== run 1 ==
==> flow/design.v (excerpt) <==
module Benes_8p (input wire [2:0] mp0, mp1, mp2, mp3, mp4, mp5, mp6, mp7,
    input clk,
    output reg [19:0] state
);
Size in the first run: about 45 I/O pins, ~11000 sq um of cells after synthesis.
make LEC_CHECK=0 ABC_AREA=1 CAP_MARGIN=5 CELL_PAD_IN_SITES_DETAIL_PLACEMENT=2 CELL_PAD_IN_SITES_GLOBAL_PLACEMENT=2 CORE_MARGIN=4 CORE_UTILIZATION=40 CTS_CLUSTER_DIAMETER=142 CTS_CLUSTER_SIZE=12 GPL_TIMING_DRIVEN=0 PLACE_DENSITY_LB_ADDON=0.04 SLEW_MARGIN=35 TNS_END_PERCENT=15 finish   # period 1.96 ns
run.sh (not shown) runs the stock make flow with config.mk's settings and CLKGATE_MAP_FILE=.
Inputs modified between run 1 and run 2:
Settings: swapping 5 for 20 in CAP_MARGIN; clearing PLACE_DENSITY_LB_ADDON, which used to be 0.04; swapping 35 for 20 in SLEW_MARGIN; swapping 4 for 2 in CORE_MARGIN; clearing ABC_AREA, which used to be 1; clearing TNS_END_PERCENT, which used to be 15; swapping 142 for 35 in CTS_CLUSTER_DIAMETER; clearing CELL_PAD_IN_SITES_GLOBAL_PLACEMENT, which used to be 2; putting MAX_ROUTING_LAYER at met4 where nothing was set; putting GPL_ROUTABILITY_DRIVEN at 1 where nothing was set; swapping 2 for 1 in CELL_PAD_IN_SITES_DETAIL_PLACEMENT; swapping 12 for 77 in CTS_CLUSTER_SIZE; swapping 1.96 for 1.51 in the clock period (ns, I/O delays scaled along).
==> comparison <==
[run 2] flow finished | final checks: failed | reasons: negative setup slack
Run 2 vs run 1 — cell area after layout rose about 22%.
Run 2 vs. run 1: total setup buffers inserted after CTS now sits higher; fmax shows a reduction of 0.030 GHz.
### run 2 -> run 3
Settings: swapping 40 for 72 in CORE_UTILIZATION; clearing GPL_ROUTABILITY_DRIVEN, which used to be 1; clearing GPL_TIMING_DRIVEN, which used to be 0; clearing CELL_PAD_IN_SITES_DETAIL_PLACEMENT, which used to be 1; swapping 35 for 315 in CTS_CLUSTER_DIAMETER; clearing CTS_CLUSTER_SIZE, which used to be 77; clearing MAX_ROUTING_LAYER, which used to be met4; swapping 1.51 for 0.844 in the clock period (ns, I/O delays scaled along).
==> comparison <==
- Run 3 did not finish; the tool stopped in clock tree synthesis (4_1_cts) with error DPL-0038.
- Going from run 2 to run 3, the placed instance count was found to have gone up by 100.
- Comparing run 2 against run 3, there is no change at all in synthesized area.
- Note that the final HPWL from detailed placement recorded for run 2 amounts to 0.68 times the value seen in run 3.

========
Setup of build 63:
Starting RTL as in the previous note.
clock: 1.37 ns
lec_check: 0
abc_area: 0
cap_margin: 20
core_margin: 2
core_utilization: 72
cts_cluster_diameter: 378
cts_cluster_size: 34
max_routing_layer: met4
place_density_lb_addon: 0.25
setup_slack_margin: 0.41
slew_margin: 20
For build 63, the flow was terminated by a tool error in 4_1_cts and produced no final design.
The following lists how build 20 was set up differently from build 63:
-- flow/config.mk --
<<< build 63, line 8
export ABC_AREA = 0
>>> build 20, line 8
<<< build 63, line 11
export CORE_UTILIZATION = 72
export CTS_CLUSTER_DIAMETER = 378
export CTS_CLUSTER_SIZE = 34
export MAX_ROUTING_LAYER = met4
export PLACE_DENSITY_LB_ADDON = 0.25
export SETUP_SLACK_MARGIN = 0.41
>>> build 20, line 10
export CORE_UTILIZATION = 40
==> flow/constraint.sdc <==
create_clock -name core_clock -period 2.33 [get_ports {clk}]
set_input_delay 0.4660 -clock core_clock [delete_from_list [all_inputs] [get_ports {clk}]]
set_output_delay 0.4660 -clock core_clock [all_outputs]
set_load 0.01 [all_outputs]
Build 20 | stages: all done | timing, DRC, antenna: all pass. Routability congestion estimate, build 20 vs build 63: down by more than 10%. Build 20: total placed cells including tap cells lower than build 63. Between build 63 and build 20, row count increased.
#### Input delta (build 80 over build 20)
-- flow/config.mk --
<<< build 20, line 10
export CORE_UTILIZATION = 40
>>> build 80, line 10
export CORE_UTILIZATION = 58
export SETUP_SLACK_MARGIN = 0.07
<<< build 20, line 12
>>> build 80, line 13
export TNS_END_PERCENT = 5
==> flow/constraint.sdc <==
create_clock -name core_clock -period 1.32 [get_ports {clk}]
set_input_delay 0.2640 -clock core_clock [delete_from_list [all_inputs] [get_ports {clk}]]
set_output_delay 0.2640 -clock core_clock [all_outputs]
set_load 0.01 [all_outputs]
--- outcome ---
Build 80 ran in full, but the layout does not pass; the checks complain about setup timing.
Build 20 went all the way through the flow, and no timing, DRC or antenna check failed.
Summary: time the final worst path needs with I/O delays and setup, build 80 better than build 20
Build 20 vs build 80, highest-delay cell along the critical path: or3b_2 vs mux4_2
Summary — count of clock-net buffers in the final layout, build 80 relative to build 20: higher, by 8.
Est. power | build 80 vs build 20 | build 80 higher
Area overhead of the layout relative to synthesis in build 80 is 25 points above build 20.
Re maximum clock rate: build 20 and build 80 aren't equal, and the lower value belongs to build 20.
Summary of build 80 over build 20: final wirelength up about 30%; total negative slack for setup checks down 10.49 ns.
No activity file was given, so power comes from the tool's default toggle rates.
